`flow/config.mk`:
```
export PLATFORM = sky130hd
export DESIGN_NAME = s_axil_register
export DESIGN_NICKNAME = s_axil_register
export VERILOG_FILES = /design/flow/design.v
export SDC_FILE = /design/flow/constraint.sdc
export NUM_CORES = 4
export LEC_CHECK = 0
export ABC_AREA = 1
export CAP_MARGIN = 20
export CORE_MARGIN = 2
export CORE_UTILIZATION = 72
export CTS_CLUSTER_DIAMETER = 364
export CTS_CLUSTER_SIZE = 100
export PLACE_DENSITY = 0.39
export SETUP_SLACK_MARGIN = -0.12
export SLEW_MARGIN = 20
```
`flow/constraint.sdc`:
```
create_clock -name core_clock -period 1.71 [get_ports {ACLK}]
set_input_delay 0.3420 -clock core_clock [delete_from_list [all_inputs] [get_ports {ACLK}]]
set_output_delay 0.3420 -clock core_clock [all_outputs]
set_load 0.01 [all_outputs]
```
`flow/design.v`:
```
`timescale 1ns/1ps
module s_axil_register # (
    parameter   S_AXI_ADDR_WIDTH = 6,
                S_AXI_DATA_WIDTH = 32
)
(   
    input                                   ACLK    ,
    input                                   ARESET  ,
    input   [S_AXI_ADDR_WIDTH-1 : 0]        AWADDR  ,
    input                                   AWVALID ,
    output                                  AWREADY ,
    input   [S_AXI_DATA_WIDTH-1 : 0]        WDATA   ,
    input                                   WVALID  ,
    output                                  WREADY  ,
    input   [S_AXI_DATA_WIDTH/8-1 : 0]      WSTRB   ,
    output  [1 : 0]                         BRESP   ,
    output                                  BVALID  ,
    input                                   BREADY  ,
    input   [S_AXI_ADDR_WIDTH-1 : 0]        ARADDR  ,
    input                                   ARVALID ,
    output                                  ARREADY ,
    output  [S_AXI_DATA_WIDTH-1 : 0]        RDATA   ,
    output  [1 : 0]                         RRESP   ,
    output                                  RVALID  ,
    input                                   RREADY
);  
    localparam  ADDR_REG_0 = 'h00, ADDR_REG_8 = 'h20,
                ADDR_REG_1 = 'h04, ADDR_REG_9 = 'h24,
                ADDR_REG_2 = 'h08, ADDR_REG_A = 'h28,
                ADDR_REG_3 = 'h0C, ADDR_REG_B = 'h2C,
                ADDR_REG_4 = 'h10, ADDR_REG_C = 'h30,
                ADDR_REG_5 = 'h14, ADDR_REG_D = 'h34,
                ADDR_REG_6 = 'h18, ADDR_REG_E = 'h38,
                ADDR_REG_7 = 'h1C, ADDR_REG_F = 'h3C;
    reg     [S_AXI_DATA_WIDTH-1 : 0]    registers [0 : 15];
    localparam  ST_AW_IDLE = 2'd0,       
                ST_AW_PREP = 2'd1,       
                ST_AW_WAIT = 2'd2,       
                ST_AW_DONE = 2'd3;       
    reg     [1 : 0]                     aw_state, aw_next;   
    reg     [S_AXI_ADDR_WIDTH-1 : 0]    aw_reg;              
    wire                                aw_hs;               
    reg                                 aw_hs_flag;          
    wire                                aw_w_hs_flag;        
    always @ (posedge ACLK) begin
        if (ARESET)     aw_state <= ST_AW_IDLE;
        else            aw_state <= aw_next;
    end
    always @ (*) begin
        aw_next = aw_state;
        case (aw_state)
            ST_AW_IDLE : if (AWVALID)       aw_next = ST_AW_PREP; 
                         else               aw_next = ST_AW_IDLE;
            ST_AW_PREP :                    aw_next = ST_AW_WAIT;
            ST_AW_WAIT : if (aw_w_hs_flag)  aw_next = ST_AW_DONE;
                         else               aw_next = ST_AW_WAIT;
            ST_AW_DONE :                    aw_next = ST_AW_IDLE;
            default    :                    aw_next = ST_AW_IDLE;
        endcase
    end
    assign aw_hs   = (AWVALID & AWREADY);        
    assign AWREADY = (aw_state == ST_AW_IDLE);   
    always @ (posedge ACLK) begin
        if      (ARESET)        aw_reg <= 'h0;
        else if (aw_hs)         aw_reg <= AWADDR;
    end
    always @ (posedge ACLK) begin
        if      (ARESET)                    aw_hs_flag <= 1'b0;
        else if (aw_hs)                     aw_hs_flag <= 1'b1;
        else if (aw_state == ST_AW_DONE)    aw_hs_flag <= 1'b0;
    end
    localparam  ST_W_IDLE = 3'd0,    
                ST_W_PREP = 3'd1,    
                ST_W_WAIT = 3'd2,    
                ST_W_RESP = 3'd3,    
                ST_W_DONE = 3'd4;    
    reg     [2 : 0]                     w_state, w_next;     
    reg     [S_AXI_DATA_WIDTH-1 : 0]    w_reg;               
    wire    [S_AXI_DATA_WIDTH-1 : 0]    w_mask;              
    reg     [S_AXI_DATA_WIDTH-1 : 0]    w_mask_reg;          
    wire                                w_hs;                
    reg                                 w_hs_flag;           
    always @ (posedge ACLK) begin
        if (ARESET)     w_state <= ST_W_IDLE;
        else            w_state <= w_next;
    end
    always @ (*) begin
        w_next = w_state;
        case (w_state)
            ST_W_IDLE : if (WVALID)         w_next = ST_W_PREP;
                        else                w_next = ST_W_IDLE;
            ST_W_PREP :                     w_next = ST_W_WAIT;
            ST_W_WAIT : if (aw_w_hs_flag)   w_next = ST_W_RESP;
                        else                w_next = ST_W_WAIT;
            ST_W_RESP : if (BREADY)         w_next = ST_W_DONE;
                        else                w_next = ST_W_RESP;
            ST_W_DONE :                     w_next = ST_W_IDLE;
            default   :                     w_next = ST_W_IDLE;
        endcase
    end
    assign w_hs   = (WVALID & WREADY);               
    assign WREADY = (w_state == ST_W_IDLE);          
    assign BVALID = (w_state == ST_W_RESP);          
    assign BRESP  = 2'b00;                           
    assign aw_w_hs_flag = aw_hs_flag & w_hs_flag;    
    assign w_mask  = { {8{WSTRB[3]}}, {8{WSTRB[2]}}, {8{WSTRB[1]}}, {8{WSTRB[0]}} };     
    always @ (posedge ACLK) begin
        if      (ARESET)                w_reg <= 'h0;
        else if (w_hs)                  w_reg <= (WDATA & w_mask);
    end
    always @ (posedge ACLK) begin
        if      (ARESET)                w_mask_reg <= 'h0;
        else if (w_hs)                  w_mask_reg <= w_mask;
    end
    always @ (posedge ACLK) begin
        if      (ARESET)                w_hs_flag <= 1'b0;
        else if (w_hs)                  w_hs_flag <= 1'b1;
        else if (w_state == ST_W_RESP)  w_hs_flag <= 1'b0;
    end
    integer i;
    always @ (posedge ACLK) begin
        if (ARESET) begin
            for (i = 0; i < 16; i = i + 1) registers[i] <= 'h0;
        end
        else if (aw_w_hs_flag) begin
            case (aw_reg)
                ADDR_REG_0 : registers[0]  <= w_reg | (registers[0]  & ~w_mask_reg);
                ADDR_REG_1 : registers[1]  <= w_reg | (registers[1]  & ~w_mask_reg);
                ADDR_REG_2 : registers[2]  <= w_reg | (registers[2]  & ~w_mask_reg);
                ADDR_REG_3 : registers[3]  <= w_reg | (registers[3]  & ~w_mask_reg);
                ADDR_REG_4 : registers[4]  <= w_reg | (registers[4]  & ~w_mask_reg);
                ADDR_REG_5 : registers[5]  <= w_reg | (registers[5]  & ~w_mask_reg);
                ADDR_REG_6 : registers[6]  <= w_reg | (registers[6]  & ~w_mask_reg);
                ADDR_REG_7 : registers[7]  <= w_reg | (registers[7]  & ~w_mask_reg);
                ADDR_REG_8 : registers[8]  <= w_reg | (registers[8]  & ~w_mask_reg);
                ADDR_REG_9 : registers[9]  <= w_reg | (registers[9]  & ~w_mask_reg);
                ADDR_REG_A : registers[10] <= w_reg | (registers[10] & ~w_mask_reg);
                ADDR_REG_B : registers[11] <= w_reg | (registers[11] & ~w_mask_reg);
                ADDR_REG_C : registers[12] <= w_reg | (registers[12] & ~w_mask_reg);
                ADDR_REG_D : registers[13] <= w_reg | (registers[13] & ~w_mask_reg);
                ADDR_REG_E : registers[14] <= w_reg | (registers[14] & ~w_mask_reg);
                ADDR_REG_F : registers[15] <= w_reg | (registers[15] & ~w_mask_reg);
            endcase
        end
    end
    localparam  ST_R_IDLE = 2'd0,    
                ST_R_PREP = 2'd1,    
                ST_R_DATA = 2'd2,    
                ST_R_DONE = 2'd3;    
    reg     [1 : 0]                     r_state, r_next;     
    reg     [S_AXI_ADDR_WIDTH-1 : 0]    ar_reg;              
    wire                                ar_hs;               
    reg     [S_AXI_DATA_WIDTH-1 : 0]    r_reg;               
    always @ (posedge ACLK) begin
        if (ARESET)     r_state <= ST_R_IDLE;
        else            r_state <= r_next;
    end
    always @ (*) begin
        r_next = r_state;
        case (r_state)
            ST_R_IDLE : if (ARVALID)    r_next = ST_R_PREP;
                        else            r_next = ST_R_IDLE;
            ST_R_PREP :                 r_next = ST_R_DATA;
            ST_R_DATA : if (RREADY)     r_next = ST_R_DONE;
                        else            r_next = ST_R_DATA;
            ST_R_DONE :                 r_next = ST_R_IDLE;
            default   :                 r_next = ST_R_IDLE;
        endcase
    end
    assign ar_hs   = (ARREADY & ARVALID);        
    assign ARREADY = (r_state == ST_R_IDLE);     
    assign RVALID  = (r_state == ST_R_DATA);     
    assign RRESP   = 2'b00;                      
    assign RDATA   = r_reg;                      
    always @ (posedge ACLK) begin
        if      (ARESET)    ar_reg <= 'h0;
        else if (ar_hs)     ar_reg <= ARADDR;
    end
    always @ (posedge ACLK) begin
        if (ARESET) 
            r_reg <= 'h0;
        else begin
            case (ar_reg)
                ADDR_REG_0 : r_reg <= registers[0];
                ADDR_REG_1 : r_reg <= registers[1];
                ADDR_REG_2 : r_reg <= registers[2];
                ADDR_REG_3 : r_reg <= registers[3];
                ADDR_REG_4 : r_reg <= registers[4];
                ADDR_REG_5 : r_reg <= registers[5];
                ADDR_REG_6 : r_reg <= registers[6];
                ADDR_REG_7 : r_reg <= registers[7];
                ADDR_REG_8 : r_reg <= registers[8];
                ADDR_REG_9 : r_reg <= registers[9];
                ADDR_REG_A : r_reg <= registers[10];
                ADDR_REG_B : r_reg <= registers[11];
                ADDR_REG_C : r_reg <= registers[12];
                ADDR_REG_D : r_reg <= registers[13];
                ADDR_REG_E : r_reg <= registers[14];
                ADDR_REG_F : r_reg <= registers[15];
            endcase
        end
    end
endmodule
```
`flow/run.sh`:
```
#!/bin/bash
# the make line also repeats each setting of config.mk as NAME=value (left out here)
make -C /OpenROAD-flow-scripts/flow DESIGN_CONFIG=/design/flow/config.mk WORK_HOME=/design/flow/orfs CLKGATE_MAP_FILE= finish
```
==> results.sh, run 1 <==
# yosys + openroad results
export IMPL_status="stopped before the end"
export IMPL_haltStage="5_1_grt"
export IMPL_firstError="[ERROR GRT-0232] Routing congestion too high. Check the congestion heatmap in the GUI."
export IMPL_synthTopLogicFamily="AND-OR/OR-AND gates"
export IMPL_fa_ha_area_share_pct=0
export IMPL_xor_share_pct=0
export IMPL_avgSynthCellArea_um2=6.951
export IMPL_htreeDepth=1
export IMPL_synthAoiAreaFrac_pct=19.93
export IMPL_gp_congestion=1.014
export IMPL_ios=96
export IMPL_synth_top_cell_by_count="inv_1"
export IMPL_initCoreUtil_pct=73.55
export IMPL_synthTopCellsByCount="850 x inv_1, 757 x nor2_1, 607 x dfxtp_1"
export IMPL_edf_count=0
export IMPL_place_inst=4426
export IMPL_synthArstFlopShare_pct=0
export IMPL_syn_area_um2=26290
export IMPL_die_h_um=195.1
export IMPL_yosysTopAreaCell="dfxtp_1"
export IMPL_die_area_um2=38060
export IMPL_hold_buffers=0
export IMPL_post_synth_top_area_fraction_pct=46.22
export IMPL_numCtsBuffers=10
export IMPL_die_w_um=195.1
export IMPL_topCellsByArea="dfxtp_1 46%, o22ai_1 12%, inv_1 12%, nor2_1 11%, nand2_1 4.5%"
export IMPL_yosysWarnings=2
export IMPL_cts_sinks=607
export IMPL_simple_gate_area_share_pct=18.19
export IMPL_ys_ff=607
export IMPL_overflow=1843
export IMPL_clock_path_buffers=3
export IMPL_synth_cell_types=26
export IMPL_ys_area_um2=26290
export IMPL_grtUsageTotal_pct=96.77
export IMPL_synth_cells=3782
export IMPL_ys_flop_type="dfxtp_1"
export IMPL_clockRootBuffer="clkbuf_16"
export IMPL_rows=69
export IMPL_core_um2=35740
export IMPL_yosysSeqAreaShare_pct=46.22
export IMPL_port_buffers=91
export IMPL_ys_cells=3782
export IMPL_synthMuxAreaShare_pct=0
export IMPL_dp_hpwl_mm=63.66
metrics by stage:
stage	instance area (um2)	hold WS, ps	setup slack (ps)
after floorplan	26300	393.3	-35.47
after global placement	29830	399.3	-197.6
after detailed placement	29830	409.7	-229.8
after CTS	31310	18.79	-205.4
what timing repair did:
action	4_1_cts
gates cloned	5
pin swaps	20
resized	214
endpoints found under the setup margin	238
buffers inserted	68
per-layer routing:
layer  track usage (%)  GRT overflow
met5             56.58             8
met4             107.2           482
met3             82.56            55
met2             114.6          1247
met1             90.27            51
==> inputs of run 2 (changes only) <==
Settings changed: ABC_AREA 1 to not set, CAP_MARGIN 20 to 40, CORE_MARGIN 2 to 6, CORE_UTILIZATION 72 to 61, CTS_CLUSTER_DIAMETER 364 to 154, CTS_CLUSTER_SIZE 100 to not set, PLACE_DENSITY 0.39 to not set, PLACE_DENSITY_LB_ADDON set to 0.03, SETUP_SLACK_MARGIN -0.12 to 0.26.
Clock period 1.71 ns to 1.93 ns, I/O delays scaled along.
==> results.sh, run 2 <==
# physical design summary
export IMPL_p_clk_mw=11.6
export IMPL_path_delay_family="simple AND/OR/NAND/NOR gates"
export IMPL_nNetsFinal=2964
export IMPL_drt_antenna_violating_nets=0
export IMPL_yosysSeqAreaShare_pct=50.36
export IMPL_layout_setup_ws_ps=-249.9
export IMPL_grtUsageMet2_pct=61.96
export IMPL_placed_area_um2=27120
export IMPL_crit_end="r_reg[0]$_SDFFE_PP0P_"
export IMPL_synthTopCellsByCount="607 x dfxtp_1, 580 x a22oi_1, 562 x nor2_1"
export IMPL_finalClockPeriodUsage_pct=112.9
export IMPL_synthTopLogicFamily="AND-OR/OR-AND gates"
export IMPL_ys_ff=607
export IMPL_yosysTopAreaCell="dfxtp_1"
export IMPL_finClkSkew_ps=25.13
export IMPL_vias_per_cell=7.289
export IMPL_grt_pass1_wl_mm=138.1
export IMPL_cap_violations=0
export IMPL_die_area_um2=44480
export IMPL_xor_share_pct=0
export IMPL_num_vias=25300
export IMPL_startpoint="ar_reg[1]$_SDFFE_PP0P_"
export IMPL_cpPeakStageDelay_ps=660
export IMPL_min_period_ps=2180
export IMPL_drc=0
export IMPL_path_clk_slew_ps=70
export IMPL_core_um2=38830
export IMPL_violatedChecks="negative setup slack"
export IMPL_critPathKind="register to register"
export IMPL_internal_power_mw=20.09
export IMPL_hold_depth=3
export IMPL_p_total_mw=26.82
export IMPL_required_ps=2460
export IMPL_synth_cells=2654
export IMPL_die_h_um=210.9
export IMPL_ys_area_um2=24130
export IMPL_post_synth_top_area_fraction_pct=50.36
export IMPL_fmax_mhz=458.7
export IMPL_grtUsageTotal_pct=39.78
export IMPL_dp_hpwl_mm=57.79
export IMPL_worstMarginPinSlew_ps=1089
export IMPL_fin_area_um2=33950
export IMPL_simple_gate_area_share_pct=15.93
export IMPL_start_kind="register"
export IMPL_cp_arrival_ps=2710
export IMPL_clockPowerShare_pct=43.4
export IMPL_synth_top_cell_by_count="dfxtp_1"
export IMPL_numCtsBuffers=59
export IMPL_drt_iter0_drc=4839
export IMPL_post_drt_wl_per_cell_um=30.35
export IMPL_critical_path_slowest_cell="or4b_4"
export IMPL_holdCritStartpoint="AWADDR[5]"
export IMPL_topCellsByArea="dfxtp_1 50%, a22oi_1 18%, nor2_1 8.7%, clkbuf_1 3.3%, mux4_2 2.5%"
export IMPL_regToRegEndpoint="r_reg[0]$_SDFFE_PP0P_"
export IMPL_p_comb_mw=2.32
export IMPL_htreeDepth=2
export IMPL_yosysWarnings=2
export IMPL_tritoncts="done"
export IMPL_clk_latency_ps=650
export IMPL_die_w_um=210.9
export IMPL_synthMuxAreaShare_pct=4.806
export IMPL_ios=96
export IMPL_slew_limit_headroom_pct=27.30
export IMPL_clockRootBuffer="clkbuf_16"
export IMPL_pwr_share_seq_pct=48.0
export IMPL_synthAoiAreaFrac_pct=24.07
export IMPL_avgSynthCellArea_um2=9.093
export IMPL_antenna_found_initial=3
export IMPL_synthArstFlopShare_pct=0
export IMPL_clock_path_buffers=3
export IMPL_syn_area_um2=24130
export IMPL_r2r_setup_slack_ps=-250
export IMPL_rsz0062_at_grt="yes"
export IMPL_grtUsageMet1_pct=52.38
export IMPL_p_per_area_nw_per_um2=790.2
export IMPL_final_setup_viol_count=278
export IMPL_hold_end="aw_reg[5]$_SDFFE_PP0P_"
export IMPL_p_seq_mw=12.9
export IMPL_syn_to_final_growth_pct=40.67
export IMPL_cts_sinks=607
export IMPL_grt_max_degree=114
export IMPL_p_sw_share_pct=25.10
export IMPL_cp_max_fo=7
export IMPL_edf_count=0
export IMPL_rows=72
export IMPL_reg2reg_depth=6
export IMPL_ys_flop_type="dfxtp_1"
export IMPL_wl_mm=105.3
export IMPL_crit_path_end_kind="register"
export IMPL_synth_cell_types=64
export IMPL_dr_pass1_iters=11
export IMPL_timing_hold_ws_ps=309.4
export IMPL_met3_usage_pct=7.938
export IMPL_grt_pass1_vias=22920
export IMPL_port_buffers=91
export IMPL_power_top_group="registers"
export IMPL_top_usage_layer="met2"
export IMPL_initCoreUtil_pct=62.15
export IMPL_slew_viol_final=0
export IMPL_hp_class="input port to register"
export IMPL_ys_cells=2654
export IMPL_fillers=1836
export IMPL_crit_buf_inv=1
export IMPL_pwr_share_comb_pct=8.6
export IMPL_overflow=0
export IMPL_p_sw_mw=6.733
export IMPL_hold_viol=0
export IMPL_setup_tns_ps=-14840
export IMPL_preCtsSetupSlack_ps=-211.7
export IMPL_path_depth=6
export IMPL_status="failed layout checks"
export IMPL_gp_congestion=0.9573
export IMPL_leakage_nw=11.66
export IMPL_timing_rr_start="ar_reg[1]$_SDFFE_PP0P_"
export IMPL_crit_chain="or4b_4 > nor2_4 > buf_8 > a22oi_1 > and4_1 > a311oi_1"
export IMPL_peakVddDrop_mv=0.9117
export IMPL_warnings=35
export IMPL_fa_ha_area_share_pct=0
## run 2: stage by stage
| step | utilization [%] | cells |
|---|---|---|
| floorplan | - | 2657 |
| global placement | 69.86 | 3222 |
| detailed placement | 69.86 | 3222 |
| CTS | 80.25 | 3397 |
| global route | 87.42 | 3470 |
| finish | 87.43 | 3471 |
## run 2: per-layer routing
layer | up-vias | part of all wire [%]
met5 | - | 0.042
met4 | 4 | 8.5
met1 | 12030 | 34
met3 | 695 | 14
met2 | 2303 | 44
li1 | 10270 | -
## run 2: cell type report
class / instances / area, um2 / area share, %
clock buffer: 95 / 1824 / 5.374
antenna: 1 / 2.502 / 0.007372
tap: 518 / 648.1 / 1.909
inverter: 8 / 30.03 / 0.08846
clock inverter: 9 / 72.57 / 0.2138
multi-input combinational: 1770 / 13730 / 40.43
sequential: 607 / 12200 / 35.93
timing repair buffer: 463 / 5448 / 16.05
## run 2: repair_timing
item | in CTS | in global routing
pin swaps | 63 | 213
setup endpoints to repair | 562 | 562
hold buffers | 1 | 0
gates cloned | 10 | 8
setup buffers | 60 | 65
hold endpoints to repair | 3 | 0
gates resized | 348 | 419
==> inputs of run 3 (changes only) <==
Settings changed: CAP_MARGIN 40 to 20, CORE_MARGIN 6 to 2, CORE_UTILIZATION 61 to 72, CTS_CLUSTER_DIAMETER 154 to not set, CTS_CLUSTER_SIZE set to 14, PLACE_DENSITY_LB_ADDON 0.03 to 0.27, SETUP_SLACK_MARGIN 0.26 to 0.4.
Clock period 1.93 ns to 1.69 ns, I/O delays scaled along.
==> results.sh, run 3 <==
# yosys + openroad results
export IMPL_status="stopped before the end"
export IMPL_haltStage="4_1_cts"
export IMPL_firstError="[ERROR DPL-0033] detailed placement checks failed during check placement."
export IMPL_ys_ff=607
export IMPL_synth_top_cell_by_count="dfxtp_1"
export IMPL_ys_flop_type="dfxtp_1"
export IMPL_simple_gate_area_share_pct=15.93
export IMPL_avgSynthCellArea_um2=9.093
export IMPL_ys_area_um2=24130
export IMPL_synthMuxAreaShare_pct=4.806
export IMPL_gp_congestion=1.016
export IMPL_ios=96
export IMPL_rows=67
export IMPL_die_area_um2=35000
export IMPL_synthTopLogicFamily="AND-OR/OR-AND gates"
export IMPL_synth_cell_types=64
export IMPL_initCoreUtil_pct=72.51
export IMPL_ys_cells=2654
export IMPL_placed_area_um2=27810
export IMPL_topCellsByArea="dfxtp_1 50%, a22oi_1 18%, nor2_1 8.7%, clkbuf_1 3.3%, mux4_2 2.5%"
export IMPL_dp_hpwl_mm=59.76
export IMPL_synthAoiAreaFrac_pct=24.07
export IMPL_die_h_um=187.1
export IMPL_yosysWarnings=2
export IMPL_synth_cells=2654
export IMPL_edf_count=0
export IMPL_post_synth_top_area_fraction_pct=50.36
export IMPL_fa_ha_area_share_pct=0
export IMPL_core_um2=33280
export IMPL_die_w_um=187.1
export IMPL_yosysTopAreaCell="dfxtp_1"
export IMPL_xor_share_pct=0
export IMPL_synthArstFlopShare_pct=0
export IMPL_port_buffers=91
export IMPL_yosysSeqAreaShare_pct=50.36
export IMPL_synthTopCellsByCount="607 x dfxtp_1, 580 x a22oi_1, 562 x nor2_1"
export IMPL_syn_area_um2=24130
==> run 3: metrics by stage <==
stage               setup WS, ps  TNS [ps]  total power, mW  cells  hold WS, ps
global placement          -408.0    -66430            17.06   3244        397.1
floorplan                 -276.7    -42790            16.00   2657        393.3
detailed placement        -442.8    -89920            17.10   3244        415.8
==> inputs of run 4 (changes only) <==
Settings changed: PLACE_DENSITY set to 0.6, PLACE_DENSITY_LB_ADDON 0.27 to not set, SETUP_SLACK_MARGIN 0.4 to not set.
Clock period 1.69 ns to 1.85 ns, I/O delays scaled along.
==> results.sh, run 4 <==
# yosys + openroad results
export IMPL_ys_cells=2654
export IMPL_die_w_um=187.1
export IMPL_yosysSeqAreaShare_pct=50.36
export IMPL_simple_gate_area_share_pct=15.93
export IMPL_yosysWarnings=2
export IMPL_status="stopped before the end"
export IMPL_htreeDepth=2
export IMPL_firstError="[ERROR DPL-0038] Utilization greater than 100%, impossible to legalize"
export IMPL_synthAoiAreaFrac_pct=24.07
export IMPL_post_synth_top_area_fraction_pct=50.36
export IMPL_synthTopLogicFamily="AND-OR/OR-AND gates"
export IMPL_fa_ha_area_share_pct=0
export IMPL_xor_share_pct=0
export IMPL_clock_path_buffers=3
export IMPL_synth_cell_types=64
export IMPL_topCellsByArea="dfxtp_1 50%, a22oi_1 18%, nor2_1 8.7%, clkbuf_1 3.3%, mux4_2 2.5%"
export IMPL_gp_congestion=0.9884
export IMPL_hold_buffers=0
export IMPL_synthArstFlopShare_pct=0
export IMPL_clockRootBuffer="clkbuf_16"
export IMPL_preCtsSetupSlack_ps=-433.7
export IMPL_die_area_um2=35000
export IMPL_ys_ff=607
export IMPL_synthTopCellsByCount="607 x dfxtp_1, 580 x a22oi_1, 562 x nor2_1"
export IMPL_dp_hpwl_mm=59.43
export IMPL_ys_area_um2=24130
export IMPL_syn_area_um2=24130
export IMPL_haltStage="5_1_grt"
export IMPL_synth_cells=2654
export IMPL_port_buffers=91
export IMPL_yosysTopAreaCell="dfxtp_1"
export IMPL_cts_sinks=607
export IMPL_ys_flop_type="dfxtp_1"
export IMPL_numCtsBuffers=57
export IMPL_synthMuxAreaShare_pct=4.806
export IMPL_core_um2=33280
export IMPL_initCoreUtil_pct=72.51
export IMPL_rows=67
export IMPL_ios=96
export IMPL_edf_count=0
export IMPL_avgSynthCellArea_um2=9.093
export IMPL_synth_top_cell_by_count="dfxtp_1"
export IMPL_placed_area_um2=27340
export IMPL_die_h_um=187.1
-- run 4: timing repair --
| item | in CTS |
|---|---|
| resized | 406 |
| gates cloned | 6 |
| setup endpoints to repair | 515 |
| buffers inserted | 42 |
| pin swaps | 85 |
-- run 4: stage by stage --
stage | TNS, ps | hold WS, ps | total power [mW] | util (%) | cells
floorplan | -602.0 | 393.3 | 14.58 | - | 2657
CTS | -9719 | 9.504 | 26.96 | 93.67 | 3360
global placement | -76090 | 414.9 | 15.53 | 82.15 | 3215
detailed placement | -99110 | 424.1 | 15.56 | 82.15 | 3215
==> inputs of run 5 (changes only) <==
Settings changed: CORE_UTILIZATION 72 to 66, CTS_CLUSTER_SIZE 14 to 21, SETUP_SLACK_MARGIN set to 0.6.
Clock period 1.85 ns to 2.1 ns, I/O delays scaled along.
==> results.sh, run 5 <==
# yosys + openroad results
export IMPL_status="stopped before the end"
export IMPL_haltStage="5_1_grt"
export IMPL_firstError="[ERROR GRT-0232] Routing congestion too high. Check the congestion heatmap in the GUI."
export IMPL_core_um2=36350
export IMPL_overflow=71
export IMPL_die_w_um=195.2
export IMPL_simple_gate_area_share_pct=15.93
export IMPL_rows=70
export IMPL_dp_hpwl_mm=54.90
export IMPL_synthAoiAreaFrac_pct=24.07
export IMPL_gp_congestion=0.9466
export IMPL_grtUsageTotal_pct=73.89
export IMPL_ys_cells=2654
export IMPL_placed_area_um2=27010
export IMPL_yosysTopAreaCell="dfxtp_1"
export IMPL_post_synth_top_area_fraction_pct=50.36
export IMPL_synthTopCellsByCount="607 x dfxtp_1, 580 x a22oi_1, 562 x nor2_1"
export IMPL_place_inst=3099
export IMPL_topCellsByArea="dfxtp_1 50%, a22oi_1 18%, nor2_1 8.7%, clkbuf_1 3.3%, mux4_2 2.5%"
export IMPL_synthArstFlopShare_pct=0
export IMPL_ys_flop_type="dfxtp_1"
export IMPL_numCtsBuffers=60
export IMPL_die_area_um2=38110
export IMPL_synthMuxAreaShare_pct=4.806
export IMPL_initCoreUtil_pct=66.39
export IMPL_clockRootBuffer="clkbuf_16"
export IMPL_die_h_um=195.2
export IMPL_cts_sinks=607
export IMPL_htreeDepth=2
export IMPL_ios=96
export IMPL_xor_share_pct=0
export IMPL_port_buffers=91
export IMPL_synth_cell_types=64
export IMPL_synthTopLogicFamily="AND-OR/OR-AND gates"
export IMPL_edf_count=0
export IMPL_synth_cells=2654
export IMPL_yosysWarnings=2
export IMPL_synth_top_cell_by_count="dfxtp_1"
export IMPL_syn_area_um2=24130
export IMPL_yosysSeqAreaShare_pct=50.36
export IMPL_preCtsSetupSlack_ps=-182.2
export IMPL_ys_ff=607
export IMPL_clock_path_buffers=3
export IMPL_avgSynthCellArea_um2=9.093
export IMPL_ys_area_um2=24130
export IMPL_fa_ha_area_share_pct=0
[run 5: per-stage QoR]
step | util, % | hold slack [ps] | setup TNS (ps)
after floorplan | - | 393.3 | 0
after detailed placement | 74.32 | 406.0 | -387.7
after CTS | 86.65 | 73.03 | 0
after global placement | 74.32 | 398.8 | -218.7
[run 5: layer usage]
metal,GRT overflow,GRT usage [%]
met5,0,18.52
met4,33,70.91
met3,0,54.80
met2,38,93.99
met1,0,75.29
[run 5: repair_timing]
action                     4_1_cts
setup buffers                   94
setup endpoints to repair      581
gates resized                  388
pin swaps                       88
gates cloned                    12
hold buffers                     0
==> inputs of run 6 (changes only) <==
Settings changed: CORE_ASPECT_RATIO set to 1.52, CORE_UTILIZATION 66 to 40, CTS_CLUSTER_DIAMETER set to 170, CTS_CLUSTER_SIZE 21 to not set, GPL_ROUTABILITY_DRIVEN set to 0, GPL_TIMING_DRIVEN set to 0, HOLD_SLACK_MARGIN set to -0.02, PLACE_DENSITY 0.6 to not set, PLACE_DENSITY_LB_ADDON set to 0.02, SETUP_SLACK_MARGIN 0.6 to not set, SLEW_MARGIN 20 to 30.
Clock period 2.1 ns to 2.3 ns, I/O delays scaled along.
==> results.sh, run 6 <==
# physical design summary
export IMPL_status="failed layout checks"
export IMPL_violatedChecks="negative setup slack"
export IMPL_die_h_um=306.8
export IMPL_xor_share_pct=0
export IMPL_finalClockPeriodUsage_pct=103.0
export IMPL_critical_path_slowest_cell="clkbuf_1"
export IMPL_crit_path_end_kind="register"
export IMPL_finClkSkew_ps=21.94
export IMPL_clockRootBuffer="clkbuf_16"
export IMPL_slew_limit_headroom_pct=27.26
export IMPL_synth_cell_types=64
export IMPL_clock_path_buffers=3
export IMPL_syn_area_um2=24130
export IMPL_yosysWarnings=2
export IMPL_cpPeakStageDelay_ps=670
export IMPL_p_comb_mw=2.14
export IMPL_hold_depth=2
export IMPL_start_kind="input port"
export IMPL_leakage_nw=10.13
export IMPL_slew_viol_final=0
export IMPL_internal_power_mw=16.99
export IMPL_synthArstFlopShare_pct=0
export IMPL_path_clk_slew_ps=70
export IMPL_peakVddDrop_mv=0.6769
export IMPL_final_setup_viol_count=22
export IMPL_critPathKind="input port to register"
export IMPL_path_depth=5
export IMPL_synthAoiAreaFrac_pct=24.07
export IMPL_syn_to_final_growth_pct=23.64
export IMPL_pwr_share_comb_pct=9.3
export IMPL_ys_ff=607
export IMPL_yosysTopAreaCell="dfxtp_1"
export IMPL_wl_mm=130.4
export IMPL_rsz0062_at_grt="yes"
export IMPL_cap_violations=0
export IMPL_fa_ha_area_share_pct=0
export IMPL_tritoncts="done"
export IMPL_required_ps=2810
export IMPL_p_seq_mw=10.7
export IMPL_worstMarginPinSlew_ps=1091
export IMPL_p_sw_share_pct=26.31
export IMPL_synthMuxAreaShare_pct=4.806
export IMPL_drt_iter0_drc=3505
export IMPL_hold_viol=0
export IMPL_path_delay_family="buffers and inverters"
export IMPL_timing_rr_start="ar_reg[3]$_SDFFE_PP0P_"
export IMPL_ys_area_um2=24130
export IMPL_vias_per_cell=6.670
export IMPL_nNetsFinal=2932
export IMPL_cp_max_fo=10
export IMPL_startpoint="ARESET"
export IMPL_p_sw_mw=6.065
export IMPL_placed_area_um2=26100
export IMPL_antenna_found_initial=1
export IMPL_power_top_group="registers"
export IMPL_hold_end="r_state[0]$_DFF_P_"
export IMPL_hp_class="input port to register"
export IMPL_topCellsByArea="dfxtp_1 50%, a22oi_1 18%, nor2_1 8.7%, clkbuf_1 3.3%, mux4_2 2.5%"
export IMPL_reg2reg_depth=7
export IMPL_simple_gate_area_share_pct=15.93
export IMPL_crit_chain="clkbuf_1 > clkbuf_1 > clkbuf_1 > clkbuf_1 > nor2_1"
export IMPL_synthTopLogicFamily="AND-OR/OR-AND gates"
export IMPL_ys_flop_type="dfxtp_1"
export IMPL_cp_arrival_ps=2880
export IMPL_cts_sinks=607
export IMPL_dp_hpwl_mm=87.13
export IMPL_crit_end="registers[0][31]$_SDFFE_PP0P_"
export IMPL_numCtsBuffers=59
export IMPL_pwr_share_seq_pct=46.4
export IMPL_num_vias=24790
export IMPL_warnings=28
export IMPL_p_clk_mw=10.2
export IMPL_yosysSeqAreaShare_pct=50.36
export IMPL_synthTopCellsByCount="607 x dfxtp_1, 580 x a22oi_1, 562 x nor2_1"
export IMPL_dr_pass1_iters=7
export IMPL_port_buffers=84
export IMPL_fin_area_um2=29840
export IMPL_ys_cells=2654
export IMPL_drt_antenna_violating_nets=0
export IMPL_r2r_setup_slack_ps=-40
export IMPL_regToRegEndpoint="r_reg[7]$_SDFFE_PP0P_"
export IMPL_crit_top_cell="clkbuf_1"
export IMPL_grt_max_degree=15
export IMPL_min_period_ps=2368
export IMPL_edf_count=0
export IMPL_synth_cells=2654
export IMPL_die_w_um=203.2
export IMPL_avgSynthCellArea_um2=9.093
export IMPL_clockPowerShare_pct=44.4
export IMPL_grtUsageTotal_pct=40.97
export IMPL_grt_pass1_vias=23300
export IMPL_clk_latency_ps=650
export IMPL_crit_buf_inv=4
export IMPL_grt_pass1_wl_mm=178.6
export IMPL_layout_setup_ws_ps=-67.89
export IMPL_synth_top_cell_by_count="dfxtp_1"
export IMPL_p_per_area_nw_per_um2=772.6
export IMPL_post_drt_wl_per_cell_um=35.10
export IMPL_core_um2=60000
export IMPL_die_area_um2=62350
export IMPL_post_synth_top_area_fraction_pct=50.36
export IMPL_overflow=0
export IMPL_fmax_mhz=422.3
export IMPL_htreeDepth=2
export IMPL_p_total_mw=23.05
export IMPL_ios=96
export IMPL_initCoreUtil_pct=40.22
export IMPL_holdCritStartpoint="ARVALID"
export IMPL_drc=0
export IMPL_rows=111
[run 6: metrics by stage]
stage	utilization [%]	TNS [ps]	cells	setup slack, ps	hold slack (ps)
floorplan	-	0	2657	297.5	393.3
global placement	43.29	-373510	3532	-1469	401.6
detailed placement	43.50	-293800	3535	-1355	409.7
CTS	49.00	-9.690	3699	-9.690	167.9
global route	49.72	-14.34	3713	-7.815	196.9
finish	49.73	-763.5	3716	-67.89	170.9
[run 6: area by class of cell]
type	count	area, um2
Buffer	267	1564
Inverter	8	30.03
Sequential cell	607	12160
Clock buffer	93	1794
Timing Repair Buffer	164	1822
Fill cell	5812	30160
Tap cell	791	989.7
Clock inverter	13	173.9
Antenna cell	3	7.507
Multi-Input combinational cell	1770	11300
[run 6: layer usage]
layer	global-route usage, %	part of all wire (%)
met5	0.8730	0.031
met1	48.00	36
met3	11.85	11
met2	62.45	43
met4	32.46	9.8
[run 6: repair_timing]
action	in CTS	in global routing
buffers inserted	63	15
endpoints found under the setup margin	531	401
hold buffers	0	0
cloned	0	0
gates resized	197	106
pin swaps	30	20
==> inputs of run 7 (changes only) <==
Settings changed: CELL_PAD_IN_SITES_DETAIL_PLACEMENT set to 1, CELL_PAD_IN_SITES_GLOBAL_PLACEMENT set to 3, CORE_ASPECT_RATIO 1.52 to not set, CORE_UTILIZATION 40 to 15, CTS_CLUSTER_DIAMETER 170 to not set, GPL_TIMING_DRIVEN 0 to not set, HOLD_SLACK_MARGIN -0.02 to not set, MAX_ROUTING_LAYER set to met4, PLACE_DENSITY_LB_ADDON 0.02 to 0.09, SETUP_SLACK_MARGIN set to 1.16.
Clock period 2.3 ns to 5.0 ns, I/O delays scaled along.
==> results.sh, run 7 <==
# physical design summary
export IMPL_status="no timing/DRC/antenna violations"
export IMPL_synthAoiAreaFrac_pct=24.07
export IMPL_start_kind="register"
export IMPL_critical_path_slowest_cell="dfxtp_4"
export IMPL_hold_viol=0
export IMPL_leakage_nw=9.520
export IMPL_r2r_setup_slack_ps=1540
export IMPL_holdCritStartpoint="r_state[3]$_DFF_P_"
export IMPL_drc=0
export IMPL_drt_antenna_violating_nets=0
export IMPL_syn_to_final_growth_pct=25.25
export IMPL_syn_area_um2=24130
export IMPL_vias_per_cell=4.454
export IMPL_dp_hpwl_mm=93.14
export IMPL_required_ps=5580
export IMPL_synthMuxAreaShare_pct=4.806
export IMPL_hold_buffers=0
export IMPL_ys_cells=2654
export IMPL_yosysTopAreaCell="dfxtp_1"
export IMPL_pwr_share_comb_pct=5.6
export IMPL_hp_class="register to register"
export IMPL_min_period_ps=3459
export IMPL_post_synth_top_area_fraction_pct=50.36
export IMPL_worstMarginPinSlew_ps=1035
export IMPL_preCtsSetupSlack_ps=1493
export IMPL_hold_depth=2
export IMPL_drt_iter0_drc=1431
export IMPL_die_area_um2=164100
export IMPL_cap_violations=0
export IMPL_nNetsFinal=2705
export IMPL_simple_gate_area_share_pct=15.93
export IMPL_crit_end="r_reg[0]$_SDFFE_PP0P_"
export IMPL_p_sw_share_pct=25.80
export IMPL_ys_area_um2=24130
export IMPL_grt_pass1_wl_mm=192.6
export IMPL_cpPeakStageDelay_ps=750
export IMPL_critPathKind="register to register"
export IMPL_synth_cell_types=64
export IMPL_cts_sinks=607
export IMPL_hold_end="r_state[0]$_DFF_P_"
export IMPL_clock_path_buffers=3
export IMPL_clockRootBuffer="clkbuf_16"
export IMPL_p_seq_mw=5.04
export IMPL_grt_max_degree=168
export IMPL_place_inst=4724
export IMPL_synth_cells=2654
export IMPL_yosysWarnings=2
export IMPL_num_vias=21700
export IMPL_synthTopCellsByCount="607 x dfxtp_1, 580 x a22oi_1, 562 x nor2_1"
export IMPL_synth_top_cell_by_count="dfxtp_1"
export IMPL_clk_latency_ps=680
export IMPL_p_total_mw=11.69
export IMPL_dr_pass1_iters=7
export IMPL_warnings=32
export IMPL_htreeDepth=3
export IMPL_crit_buf_inv=2
export IMPL_wl_mm=139.3
export IMPL_p_sw_mw=3.016
export IMPL_final_core_util_pct=18.87
export IMPL_ios=96
export IMPL_xor_share_pct=0
export IMPL_slew_viol_final=0
export IMPL_power_top_group="the clock network"
export IMPL_crit_chain="buf_4 > nand2b_1 > nor2_2 > buf_4 > a22oi_1 > and4_1 > a311oi_1"
export IMPL_tritoncts="done"
export IMPL_overflow=0
export IMPL_instances_no_fill=4872
export IMPL_initCoreUtil_pct=15.06
export IMPL_yosysSeqAreaShare_pct=50.36
export IMPL_avgSynthCellArea_um2=9.093
export IMPL_top_usage_layer="met2"
export IMPL_edf_count=0
export IMPL_path_clk_slew_ps=60
export IMPL_ys_ff=607
export IMPL_slew_limit_headroom_pct=30.84
export IMPL_rsz0062_at_grt="no"
export IMPL_topCellsByArea="dfxtp_1 50%, a22oi_1 18%, nor2_1 8.7%, clkbuf_1 3.3%, mux4_2 2.5%"
export IMPL_internal_power_mw=8.676
export IMPL_layout_setup_ws_ps=1541
export IMPL_core_um2=160200
export IMPL_finalClockPeriodUsage_pct=69.18
export IMPL_regToRegEndpoint="r_reg[0]$_SDFFE_PP0P_"
export IMPL_timing_rr_start="ar_reg[3]$_SDFFE_PP0P_"
export IMPL_final_setup_viol_count=0
export IMPL_cts_setup_buffers=0
export IMPL_synthArstFlopShare_pct=0
export IMPL_grtUsageMet1_pct=22.82
export IMPL_p_per_area_nw_per_um2=386.8
export IMPL_port_buffers=91
export IMPL_grt_pass1_vias=22450
export IMPL_post_drt_wl_per_cell_um=28.60
export IMPL_cts_resized=0
export IMPL_finClkSkew_ps=17.22
export IMPL_antenna_found_initial=6
export IMPL_met3_usage_pct=2.024
export IMPL_fa_ha_area_share_pct=0
export IMPL_die_h_um=405.1
export IMPL_peakVddDrop_mv=0.2434
export IMPL_cp_arrival_ps=4040
export IMPL_grtUsageMet2_pct=28.33
export IMPL_die_w_um=405.1
export IMPL_clockPowerShare_pct=51.3
export IMPL_crit_top_cell="buf_4"
export IMPL_pwr_share_seq_pct=43.1
export IMPL_reg2reg_depth=7
export IMPL_rows=147
export IMPL_crit_path_end_kind="register"
export IMPL_numCtsBuffers=84
export IMPL_path_depth=7
export IMPL_fmax_mhz=289.1
export IMPL_ys_flop_type="dfxtp_1"
export IMPL_path_delay_family="simple AND/OR/NAND/NOR gates"
export IMPL_cp_max_fo=23
export IMPL_p_clk_mw=6.00
export IMPL_synthTopLogicFamily="AND-OR/OR-AND gates"
export IMPL_grtUsageTotal_pct=17.26
export IMPL_setup_tns_ps=0
export IMPL_startpoint="ar_reg[3]$_SDFFE_PP0P_"
export IMPL_p_comb_mw=0.654
[run 7: metal layers]
metal / wire, um / share of wire [%] / up-vias
li1: - / - / 9730
met1: 66090 / 47 / 11390
met2: 66680 / 48 / 436
met3: 4213 / 3.0 / 148
met4: 2340 / 1.7 / 0
met5: 0 / 0 / -
[run 7: cell type report]
type,instances,area [um2]
Sequential cell,607,12170
Clock buffer,137,2618
Timing Repair Buffer,179,1618
Tap cell,2160,2703
Multi-Input combinational cell,1770,11010
Clock inverter,9,70.07
Inverter,8,30.03
Antenna cell,2,5.005
Fill cell,18340,130000
[run 7: through the flow]
stage               instance area [um2]  hold WS, ps
floorplan                         24140        393.3
global placement                  27500        414.8
detailed placement                27530        417.7
CTS                               30210        428.0
global route                      30220        434.6
finish                            30230        425.3
==> inputs of run 8 (changes only) <==
Settings changed: CELL_PAD_IN_SITES_DETAIL_PLACEMENT 1 to not set, CELL_PAD_IN_SITES_GLOBAL_PLACEMENT 3 to not set, CORE_UTILIZATION 15 to 70, CTS_CLUSTER_SIZE set to 37, GPL_ROUTABILITY_DRIVEN 0 to not set, MAX_ROUTING_LAYER met4 to not set, PLACE_DENSITY set to 0.68, PLACE_DENSITY_LB_ADDON 0.09 to not set, SETUP_SLACK_MARGIN 1.16 to -0.15, SLEW_MARGIN 30 to 20.
Clock period 5.0 ns to 3.04 ns, I/O delays scaled along.
==> results.sh, run 8 <==
# physical design summary
export IMPL_fmax_mhz=357.1
export IMPL_synthMuxAreaShare_pct=4.806
export IMPL_required_ps=3530
export IMPL_ios=96
export IMPL_edf_count=0
export IMPL_avgSynthCellArea_um2=9.093
export IMPL_critPathKind="register to register"
export IMPL_p_clk_mw=7.49
export IMPL_timing_rr_start="ar_reg[4]$_SDFFE_PP0P_"
export IMPL_drt_antenna_violating_nets=0
export IMPL_vias_per_cell=7.348
export IMPL_p_seq_mw=8.22
export IMPL_nNetsFinal=2707
export IMPL_synthTopCellsByCount="607 x dfxtp_1, 580 x a22oi_1, 562 x nor2_1"
export IMPL_cts_setup_buffers=0
export IMPL_grtUsageTotal_pct=47.76
export IMPL_r2r_setup_slack_ps=240
export IMPL_fillers=2132
export IMPL_antenna_cells=0
export IMPL_clockRootBuffer="clkbuf_16"
export IMPL_cts_sinks=607
export IMPL_status="no timing/DRC/antenna violations"
export IMPL_setup_tns_ps=0
export IMPL_crit_buf_inv=1
export IMPL_xor_share_pct=0
export IMPL_clock_path_buffers=3
export IMPL_peakVddDrop_mv=0.6754
export IMPL_grt_pass1_vias=22130
export IMPL_synth_cell_types=64
export IMPL_port_buffers=91
export IMPL_pwr_share_comb_pct=6.1
export IMPL_slew_viol_final=0
export IMPL_initCoreUtil_pct=71.61
export IMPL_regToRegEndpoint="r_reg[2]$_SDFFE_PP0P_"
export IMPL_crit_chain="buf_4 > mux2i_1 > nor3_1 > a2111oi_0 > and3_1 > o21ai_0"
export IMPL_internal_power_mw=12.76
export IMPL_dr_pass1_iters=19
export IMPL_worstMarginPinSlew_ps=988.1
export IMPL_htreeDepth=2
export IMPL_ys_area_um2=24130
export IMPL_overflow=0
export IMPL_path_delay_family="AND-OR/OR-AND gates"
export IMPL_wl_mm=87.48
export IMPL_numCtsBuffers=56
export IMPL_ys_ff=607
export IMPL_cts_resized=0
export IMPL_clockPowerShare_pct=44.8
export IMPL_hold_end="w_state[0]$_DFF_P_"
export IMPL_timing_hold_ws_ps=446.3
export IMPL_synth_cells=2654
export IMPL_grt_pass1_wl_mm=131.5
export IMPL_finalClockPeriodUsage_pct=92.10
export IMPL_p_sw_share_pct=23.67
export IMPL_post_synth_top_area_fraction_pct=50.36
export IMPL_syn_to_final_growth_pct=14.12
export IMPL_synthTopLogicFamily="AND-OR/OR-AND gates"
export IMPL_fa_ha_area_share_pct=0
export IMPL_cpPeakStageDelay_ps=840
export IMPL_gp_congestion=0.9900
export IMPL_hp_class="register to register"
export IMPL_die_h_um=189.7
export IMPL_die_area_um2=35970
export IMPL_path_clk_slew_ps=60
export IMPL_yosysTopAreaCell="dfxtp_1"
export IMPL_p_per_area_nw_per_um2=607.1
export IMPL_yosysSeqAreaShare_pct=50.36
export IMPL_crit_end="r_reg[2]$_SDFFE_PP0P_"
export IMPL_startpoint="ar_reg[4]$_SDFFE_PP0P_"
export IMPL_warnings=34
export IMPL_ys_flop_type="dfxtp_1"
export IMPL_finClkSkew_ps=24.96
export IMPL_cp_max_fo=23
export IMPL_reg2reg_depth=6
export IMPL_min_period_ps=2800
export IMPL_hold_depth=2
export IMPL_pwr_share_seq_pct=49.2
export IMPL_holdCritStartpoint="w_state[1]$_DFF_P_"
export IMPL_yosysWarnings=2
export IMPL_simple_gate_area_share_pct=15.93
export IMPL_post_drt_wl_per_cell_um=27.82
export IMPL_cp_arrival_ps=3290
export IMPL_drt_iter0_drc=4031
export IMPL_clk_latency_ps=620
export IMPL_power_top_group="registers"
export IMPL_grt_max_degree=196
export IMPL_drc=0
export IMPL_tritoncts="done"
export IMPL_critical_path_slowest_cell="a2111oi_0"
export IMPL_path_depth=6
export IMPL_p_comb_mw=1.01
export IMPL_slew_limit_headroom_pct=34.13
export IMPL_topCellsByArea="dfxtp_1 50%, a22oi_1 18%, nor2_1 8.7%, clkbuf_1 3.3%, mux4_2 2.5%"
export IMPL_leakage_nw=9.322
export IMPL_rows=67
export IMPL_hold_viol=0
export IMPL_p_sw_mw=3.958
export IMPL_synthArstFlopShare_pct=0
export IMPL_rsz0062_at_grt="no"
export IMPL_ys_cells=2654
export IMPL_hold_buffers=0
export IMPL_die_w_um=189.7
export IMPL_synth_top_cell_by_count="dfxtp_1"
export IMPL_crit_path_end_kind="register"
export IMPL_num_vias=23110
export IMPL_core_um2=33700
export IMPL_cap_violations=0
export IMPL_start_kind="register"
export IMPL_synthAoiAreaFrac_pct=24.07
export IMPL_antenna_found_initial=0
export IMPL_syn_area_um2=24130
export IMPL_dp_hpwl_mm=55.75
export IMPL_final_setup_viol_count=0
-- run 8: layout make-up --
cell class | instances | area [um2] | area share (%)
repair buffers | 209 | 1864 | 6.770
clock inverters | 21 | 261.5 | 0.9496
well taps | 448 | 560.5 | 2.035
clock buffers | 82 | 1702 | 6.179
multi-input cells | 1770 | 10960 | 39.80
inverters | 8 | 30.03 | 0.1090
flip-flops and latches | 607 | 12160 | 44.16
-- run 8: routing by layer --
| metal | GRT usage (%) | routed length [um] | part of all wire [%] |
|---|---|---|---|
| met1 | 61.02 | 30860 | 35 |
| met2 | 70.61 | 37090 | 42 |
| met3 | 15.09 | 13270 | 15 |
| met4 | 29.70 | 6259 | 7.2 |
| met5 | 0 | 0 | 0 |
-- run 8: metrics by stage --
step / util (%) / cell area [um2] / worst slack, ps / instances / power, mW
after floorplan: - / 24140 / 1037 / 2657 / 8.847
after global placement: 75.89 / 25580 / 459.8 / 3042 / 9.324
after detailed placement: 75.89 / 25580 / 457.3 / 3042 / 9.343
after CTS: 81.72 / 27540 / 384.0 / 3145 / 16.63
after global routing: 81.72 / 27540 / 146.7 / 3145 / 17.03
final: 81.72 / 27540 / 240.0 / 3145 / 16.72
==> inputs of run 9 (changes only) <==
Settings changed: CORE_UTILIZATION 70 to 66, CTS_CLUSTER_SIZE 37 to 15, PLACE_DENSITY 0.68 to 0.6, SETUP_SLACK_MARGIN -0.15 to -0.16.
Clock period 3.04 ns to 1.64 ns, I/O delays scaled along.
==> results.sh, run 9 <==
# yosys + openroad results
export IMPL_ios=96
export IMPL_die_h_um=195.2
export IMPL_ys_flop_type="dfxtp_1"
export IMPL_ys_ff=607
export IMPL_gp_congestion=0.9719
export IMPL_synth_cells=2654
export IMPL_synthMuxAreaShare_pct=4.806
export IMPL_synthTopLogicFamily="AND-OR/OR-AND gates"
export IMPL_synthTopCellsByCount="607 x dfxtp_1, 580 x a22oi_1, 562 x nor2_1"
export IMPL_firstError="[ERROR GRT-0232] Routing congestion too high. Check the congestion heatmap in the GUI."
export IMPL_die_w_um=195.2
export IMPL_overflow=166
export IMPL_fa_ha_area_share_pct=0
export IMPL_rows=70
export IMPL_synthAoiAreaFrac_pct=24.07
export IMPL_ys_cells=2654
export IMPL_simple_gate_area_share_pct=15.93
export IMPL_port_buffers=91
export IMPL_yosysTopAreaCell="dfxtp_1"
export IMPL_yosysWarnings=2
export IMPL_core_um2=36350
export IMPL_synth_top_cell_by_count="dfxtp_1"
export IMPL_topCellsByArea="dfxtp_1 50%, a22oi_1 18%, nor2_1 8.7%, clkbuf_1 3.3%, mux4_2 2.5%"
export IMPL_synth_cell_types=64
export IMPL_die_area_um2=38110
export IMPL_ys_area_um2=24130
export IMPL_haltStage="5_1_grt"
export IMPL_edf_count=0
export IMPL_post_synth_top_area_fraction_pct=50.36
export IMPL_synthArstFlopShare_pct=0
export IMPL_xor_share_pct=0
export IMPL_initCoreUtil_pct=66.39
export IMPL_dp_hpwl_mm=59.52
export IMPL_yosysSeqAreaShare_pct=50.36
export IMPL_avgSynthCellArea_um2=9.093
export IMPL_status="stopped before the end"
export IMPL_numCtsBuffers=58
export IMPL_clock_path_buffers=3
export IMPL_grtUsageTotal_pct=82.58
export IMPL_htreeDepth=2
export IMPL_clockRootBuffer="clkbuf_16"
export IMPL_syn_area_um2=24130
export IMPL_cts_sinks=607
==> run 9: timing repair <==
| action | 4_1_cts |
|---|---|
| gates resized | 388 |
| pin swaps | 70 |
| buffers inserted | 77 |
| setup endpoints to repair | 386 |
| gates cloned | 12 |
| hold buffers | 0 |
==> run 9: routing by layer <==
layer / GRT usage [%] / GRT overflow
met1: 83.90 / 3
met2: 96.97 / 78
met3: 67.58 / 2
met4: 83.38 / 83
met5: 36.14 / 0
==> run 9: stage by stage <==
stage	worst slack, ps	cell area, um2	std cells
CTS	-374.7	32030	3419
global placement	-444.2	27750	3268
detailed placement	-473.9	27750	3268
floorplan	-327.4	24450	2657
==> inputs of run 10 (changes only) <==
Settings changed: CORE_UTILIZATION 66 to 72, CTS_CLUSTER_SIZE 15 to 14, PLACE_DENSITY 0.6 to not set, PLACE_DENSITY_LB_ADDON set to 0.25, SETUP_SLACK_MARGIN -0.16 to 0.44.
Clock period 1.64 ns to 1.76 ns, I/O delays scaled along.
==> results.sh, run 10 <==
# yosys + openroad results
export IMPL_yosysTopAreaCell="dfxtp_1"
export IMPL_avgSynthCellArea_um2=9.093
export IMPL_port_buffers=91
export IMPL_ios=96
export IMPL_initCoreUtil_pct=72.51
export IMPL_yosysWarnings=2
export IMPL_gp_congestion=1.015
export IMPL_status="stopped before the end"
export IMPL_preCtsSetupSlack_ps=-451.1
export IMPL_clockRootBuffer="clkbuf_16"
export IMPL_syn_area_um2=24130
export IMPL_core_um2=33280
export IMPL_ys_cells=2654
export IMPL_firstError="[ERROR DPL-0038] Utilization greater than 100%, impossible to legalize"
export IMPL_edf_count=0
export IMPL_ys_ff=607
export IMPL_synthMuxAreaShare_pct=4.806
export IMPL_clock_path_buffers=3
export IMPL_synthArstFlopShare_pct=0
export IMPL_numCtsBuffers=57
export IMPL_simple_gate_area_share_pct=15.93
export IMPL_post_synth_top_area_fraction_pct=50.36
export IMPL_die_h_um=187.1
export IMPL_yosysSeqAreaShare_pct=50.36
export IMPL_xor_share_pct=0
export IMPL_htreeDepth=2
export IMPL_rows=67
export IMPL_cts_sinks=607
export IMPL_synthTopLogicFamily="AND-OR/OR-AND gates"
export IMPL_synth_cell_types=64
export IMPL_ys_flop_type="dfxtp_1"
export IMPL_die_w_um=187.1
export IMPL_fa_ha_area_share_pct=0
export IMPL_dp_hpwl_mm=59.93
export IMPL_haltStage="5_1_grt"
export IMPL_synthAoiAreaFrac_pct=24.07
export IMPL_synth_top_cell_by_count="dfxtp_1"
export IMPL_hold_buffers=0
export IMPL_synth_cells=2654
export IMPL_die_area_um2=35000
export IMPL_topCellsByArea="dfxtp_1 50%, a22oi_1 18%, nor2_1 8.7%, clkbuf_1 3.3%, mux4_2 2.5%"
export IMPL_synthTopCellsByCount="607 x dfxtp_1, 580 x a22oi_1, 562 x nor2_1"
export IMPL_ys_area_um2=24130
==> run 10: stage by stage <==
step / util (%) / instance area, um2 / std cells
2_1_floorplan: - / 24720 / 2657
3_3_place_gp: 84.06 / 27980 / 3249
4_1_cts: 95.25 / 31700 / 3405
3_5_place_dp: 84.06 / 27980 / 3249
==> run 10: repair_timing <==
action	4_1_cts
setup buffers	47
cloned	3
pin swaps	72
resized	331
endpoints found under the setup margin	581
==> inputs of run 11 (changes only) <==
Settings changed: CORE_UTILIZATION 72 to 62, CTS_CLUSTER_SIZE 14 to 93, PLACE_DENSITY set to 0.6, PLACE_DENSITY_LB_ADDON 0.25 to not set, SETUP_SLACK_MARGIN 0.44 to not set.
Clock period 1.76 ns to 2.94 ns, I/O delays scaled along.
==> results.sh, run 11 <==
# physical design summary
export IMPL_path_clk_slew_ps=70
export IMPL_finClkSkew_ps=10.10
export IMPL_start_kind="register"
export IMPL_synthMuxAreaShare_pct=4.806
export IMPL_die_w_um=201.3
export IMPL_ys_flop_type="dfxtp_1"
export IMPL_port_buffers=91
export IMPL_ys_area_um2=24130
export IMPL_htreeDepth=2
export IMPL_path_delay_family="simple AND/OR/NAND/NOR gates"
export IMPL_synthTopLogicFamily="AND-OR/OR-AND gates"
export IMPL_cpPeakStageDelay_ps=1020
export IMPL_critPathKind="register to register"
export IMPL_hold_depth=2
export IMPL_fmax_mhz=363.3
export IMPL_die_area_um2=40520
export IMPL_synth_cells=2654
export IMPL_ios=96
export IMPL_edf_count=0
export IMPL_leakage_nw=9.329
export IMPL_finalClockPeriodUsage_pct=93.63
export IMPL_warnings=30
export IMPL_num_vias=22710
export IMPL_drt_iter0_drc=3627
export IMPL_p_sw_mw=4.110
export IMPL_dr_pass1_iters=6
export IMPL_cp_max_fo=10
export IMPL_grt_pass1_vias=21810
export IMPL_drc=0
export IMPL_crit_path_end_kind="register"
export IMPL_cp_arrival_ps=3280
export IMPL_power_top_group="registers"
export IMPL_nNetsFinal=2705
export IMPL_rsz0062_at_grt="no"
export IMPL_slew_limit_headroom_pct=15.05
export IMPL_clk_latency_ps=630
export IMPL_post_drt_wl_per_cell_um=27.82
export IMPL_fa_ha_area_share_pct=0
export IMPL_timing_hold_ws_ps=341.3
export IMPL_synth_cell_types=64
export IMPL_crit_end="r_reg[23]$_SDFFE_PP0P_"
export IMPL_syn_to_final_growth_pct=14.84
export IMPL_core_um2=38560
export IMPL_rows=72
export IMPL_p_total_mw=17.29
export IMPL_timing_rr_start="ar_reg[2]$_SDFFE_PP0P_"
export IMPL_pwr_share_seq_pct=49.2
export IMPL_grtUsageTotal_pct=43.24
export IMPL_gp_congestion=0.9693
export IMPL_status="no timing/DRC/antenna violations"
export IMPL_critical_path_slowest_cell="nor3_1"
export IMPL_cts_resized=0
export IMPL_hold_end="registers[13][5]$_SDFFE_PP0P_"
export IMPL_grt_pass1_wl_mm=134.1
export IMPL_synth_top_cell_by_count="dfxtp_1"
export IMPL_hold_viol=0
export IMPL_syn_area_um2=24130
export IMPL_cts_sinks=607
export IMPL_simple_gate_area_share_pct=15.93
export IMPL_dp_hpwl_mm=57.61
export IMPL_cts_setup_buffers=0
export IMPL_clockRootBuffer="clkbuf_16"
export IMPL_p_comb_mw=1.03
export IMPL_regToRegEndpoint="r_reg[23]$_SDFFE_PP0P_"
export IMPL_avgSynthCellArea_um2=9.093
export IMPL_min_period_ps=2753
export IMPL_clockPowerShare_pct=44.9
export IMPL_antenna_found_initial=3
export IMPL_crit_buf_inv=1
export IMPL_clock_path_buffers=3
export IMPL_slew_viol_final=0
export IMPL_crit_chain="buf_4 > nand4bb_1 > nor3_1 > a221oi_1 > and3_1 > a311oi_2"
export IMPL_overflow=0
export IMPL_hp_class="input port to register"
export IMPL_wl_mm=89.53
export IMPL_final_setup_viol_count=0
export IMPL_synthTopCellsByCount="607 x dfxtp_1, 580 x a22oi_1, 562 x nor2_1"
export IMPL_required_ps=3470
export IMPL_vias_per_cell=7.057
export IMPL_cap_violations=0
export IMPL_yosysSeqAreaShare_pct=50.36
export IMPL_post_synth_top_area_fraction_pct=50.36
export IMPL_peakVddDrop_mv=0.5065
export IMPL_path_depth=6
export IMPL_numCtsBuffers=59
export IMPL_drt_antenna_violating_nets=0
export IMPL_yosysWarnings=2
export IMPL_startpoint="ar_reg[2]$_SDFFE_PP0P_"
export IMPL_p_per_area_nw_per_um2=623.9
export IMPL_die_h_um=201.3
export IMPL_xor_share_pct=0
export IMPL_worstMarginPinSlew_ps=1265
export IMPL_hold_buffers=0
export IMPL_synthAoiAreaFrac_pct=24.07
export IMPL_tritoncts="done"
export IMPL_initCoreUtil_pct=62.59
export IMPL_setup_tns_ps=0
export IMPL_ys_cells=2654
export IMPL_p_seq_mw=8.50
export IMPL_pwr_share_comb_pct=5.9
export IMPL_synthArstFlopShare_pct=0
export IMPL_yosysTopAreaCell="dfxtp_1"
export IMPL_holdCritStartpoint="ARESET"
export IMPL_ys_ff=607
export IMPL_r2r_setup_slack_ps=190
export IMPL_p_sw_share_pct=23.77
export IMPL_final_core_util_pct=71.88
export IMPL_p_clk_mw=7.76
export IMPL_topCellsByArea="dfxtp_1 50%, a22oi_1 18%, nor2_1 8.7%, clkbuf_1 3.3%, mux4_2 2.5%"
export IMPL_reg2reg_depth=6
export IMPL_grt_max_degree=154
export IMPL_internal_power_mw=13.18
-- run 11: layout make-up --
class,count,area (um2)
well taps,518,648.1
clock inverters,11,105.1
fillers,2970,10840
diodes,1,2.502
repair buffers,204,1902
clock buffers,99,1889
multi-input cells,1770,10980
flip-flops and latches,607,12160
inverters,8,30.03
-- run 11: through the flow --
stage                     worst slack [ps]  cells  instance area, um2
after floorplan                      937.5   2657               24140
after global placement               424.7   3107               25720
after detailed placement             356.0   3107               25720
after CTS                            304.8   3217               27710
after global routing                 177.3   3218               27710
final                                187.3   3218               27710
-- run 11: layer usage --
layer  wire, um  share of wire (%)  vias to the layer above  GRT usage [%]
met1      33740                 38                    10880          57.73
met5         14              0.016                        -          1.190
li1           -                  -                     9683              -
met3      12220                 14                      351          11.21
met4       4905                5.5                        2          23.19
met2      38650                 43                     1794          64.41
==> inputs of run 12 (changes only) <==
Settings changed: ABC_AREA set to 1, CELL_PAD_IN_SITES_GLOBAL_PLACEMENT set to 1, CORE_UTILIZATION 62 to 40, CTS_CLUSTER_SIZE 93 to not set, HOLD_SLACK_MARGIN set to 0.23, MAX_ROUTING_LAYER set to met4, PLACE_DENSITY 0.6 to not set, PLACE_DENSITY_LB_ADDON set to 0.02.
Clock period 2.94 ns to 3.5 ns, I/O delays scaled along.
==> results.sh, run 12 <==
# physical design summary
export IMPL_holdCritStartpoint="r_state[3]$_DFF_P_"
export IMPL_cpPeakStageDelay_ps=560
export IMPL_preCtsSetupSlack_ps=595.3
export IMPL_worstMarginPinSlew_ps=1056
export IMPL_num_vias=25260
export IMPL_clockPowerShare_pct=50.0
export IMPL_hold_buffers=0
export IMPL_syn_to_final_growth_pct=16.83
export IMPL_hold_depth=2
export IMPL_die_w_um=260.4
export IMPL_crit_path_end_kind="register"
export IMPL_grtUsageMet1_pct=37.86
export IMPL_p_per_area_nw_per_um2=500.8
export IMPL_post_synth_top_area_fraction_pct=46.22
export IMPL_post_drt_wl_per_cell_um=21.20
export IMPL_yosysSeqAreaShare_pct=46.22
export IMPL_clockRootBuffer="clkbuf_16"
export IMPL_p_clk_mw=7.69
export IMPL_synthAoiAreaFrac_pct=19.93
export IMPL_pwr_share_seq_pct=45.5
export IMPL_warnings=30
export IMPL_cts_resized=0
export IMPL_crit_chain="inv_1 > nor2_1 > inv_1 > nor2_2 > buf_4 > nand2_1 > o21ai_0 > nor2_1 > nand2_1 > nor2_1 > a21oi_1"
export IMPL_crit_end="r_reg[0]$_SDFFE_PP0P_"
export IMPL_core_um2=64700
export IMPL_startpoint="ar_reg[5]$_SDFFE_PP0P_"
export IMPL_initCoreUtil_pct=40.63
export IMPL_grtUsageTotal_pct=30.12
export IMPL_die_h_um=260.4
export IMPL_path_delay_family="simple AND/OR/NAND/NOR gates"
export IMPL_ys_area_um2=26290
export IMPL_power_top_group="the clock network"
export IMPL_antenna_found_initial=1
export IMPL_grt_pass1_vias=23930
export IMPL_finClkSkew_ps=26.80
export IMPL_p_sw_share_pct=23.49
export IMPL_ys_ff=607
export IMPL_synth_cell_types=26
export IMPL_ys_flop_type="dfxtp_1"
export IMPL_simple_gate_area_share_pct=18.19
export IMPL_overflow=0
export IMPL_leakage_nw=10.65
export IMPL_synthTopLogicFamily="AND-OR/OR-AND gates"
export IMPL_ys_cells=3782
export IMPL_min_period_ps=2934
export IMPL_hold_end="r_state[0]$_DFF_P_"
export IMPL_topCellsByArea="dfxtp_1 46%, o22ai_1 12%, inv_1 12%, nor2_1 11%, nand2_1 4.5%"
export IMPL_fa_ha_area_share_pct=0
export IMPL_critical_path_slowest_cell="nor2_2"
export IMPL_drt_iter0_drc=2446
export IMPL_drt_antenna_violating_nets=0
export IMPL_nNetsFinal=3876
export IMPL_setup_tns_ps=0
export IMPL_antenna_cells=0
export IMPL_syn_area_um2=26290
export IMPL_cp_arrival_ps=3470
export IMPL_synthTopCellsByCount="850 x inv_1, 757 x nor2_1, 607 x dfxtp_1"
export IMPL_grt_max_degree=126
export IMPL_final_setup_viol_count=0
export IMPL_htreeDepth=3
export IMPL_crit_top_cell="nor2_1"
export IMPL_required_ps=4030
export IMPL_top_usage_layer="met2"
export IMPL_fmax_mhz=340.9
export IMPL_internal_power_mw=11.77
export IMPL_clk_latency_ps=620
export IMPL_p_seq_mw=7.00
export IMPL_rows=93
export IMPL_path_depth=11
export IMPL_critPathKind="register to register"
export IMPL_r2r_setup_slack_ps=570
export IMPL_slew_viol_final=0
export IMPL_dp_hpwl_mm=67.48
export IMPL_layout_setup_ws_ps=566.4
export IMPL_p_comb_mw=0.691
export IMPL_hold_viol=0
export IMPL_synth_top_cell_by_count="inv_1"
export IMPL_grt_pass1_wl_mm=150.1
export IMPL_dr_pass1_iters=6
export IMPL_clock_path_buffers=3
export IMPL_cap_violations=0
export IMPL_numCtsBuffers=71
export IMPL_yosysTopAreaCell="dfxtp_1"
export IMPL_reg2reg_depth=11
export IMPL_gp_congestion=0.8968
export IMPL_p_sw_mw=3.614
export IMPL_drc=0
export IMPL_rsz0062_at_grt="no"
export IMPL_vias_per_cell=5.340
export IMPL_crit_buf_inv=3
export IMPL_tritoncts="done"
export IMPL_synth_cells=3782
export IMPL_finalClockPeriodUsage_pct=83.82
export IMPL_timing_rr_start="ar_reg[5]$_SDFFE_PP0P_"
export IMPL_met3_usage_pct=4.021
export IMPL_regToRegEndpoint="r_reg[0]$_SDFFE_PP0P_"
export IMPL_hp_class="register to register"
export IMPL_slew_limit_headroom_pct=29.34
export IMPL_wl_mm=100.3
export IMPL_grtUsageMet2_pct=49.34
export IMPL_synthMuxAreaShare_pct=0
export IMPL_port_buffers=91
export IMPL_cp_max_fo=20
export IMPL_status="no timing/DRC/antenna violations"
export IMPL_yosysWarnings=2
export IMPL_ios=96
export IMPL_start_kind="register"
export IMPL_path_clk_slew_ps=60
export IMPL_synthArstFlopShare_pct=0
export IMPL_xor_share_pct=0
export IMPL_die_area_um2=67790
export IMPL_cts_sinks=607
export IMPL_edf_count=0
export IMPL_cts_setup_buffers=0
export IMPL_pwr_share_comb_pct=4.5
export IMPL_peakVddDrop_mv=0.4310
export IMPL_avgSynthCellArea_um2=6.951
[run 12: layer usage]
layer  part of all wire [%]  vias to the layer above
met5                      0                        -
met4                    3.7                        0
met3                    6.3                      197
met2                     48                      947
met1                     42                    12000
li1                       -                    12120
[run 12: final cells by class]
type                    instances  area [um2]
clock buffers                 113        2191
inverters                     857        3217
multi-input cells            2092       10050
flip-flops and latches        607       12150
clock inverters                15       219.0
well taps                     855        1070
fillers                      6605       33980
repair buffers                192        1812
[run 12: metrics by stage]
step / power, mW / util (%) / cells / hold slack [ps] / area (um2)
final: 15.38 / 47.47 / 4731 / 432.6 / 30710
after global routing: 15.85 / 47.47 / 4731 / 456.4 / 30710
after CTS: 15.53 / 47.47 / 4731 / 430.8 / 30710
after detailed placement: 7.840 / 43.75 / 4603 / 416.0 / 28300
after global placement: 7.838 / 43.75 / 4603 / 396.6 / 28300
after floorplan: 7.493 / - / 3785 / 393.3 / 26300
Power and IR drop assume default switching activity.
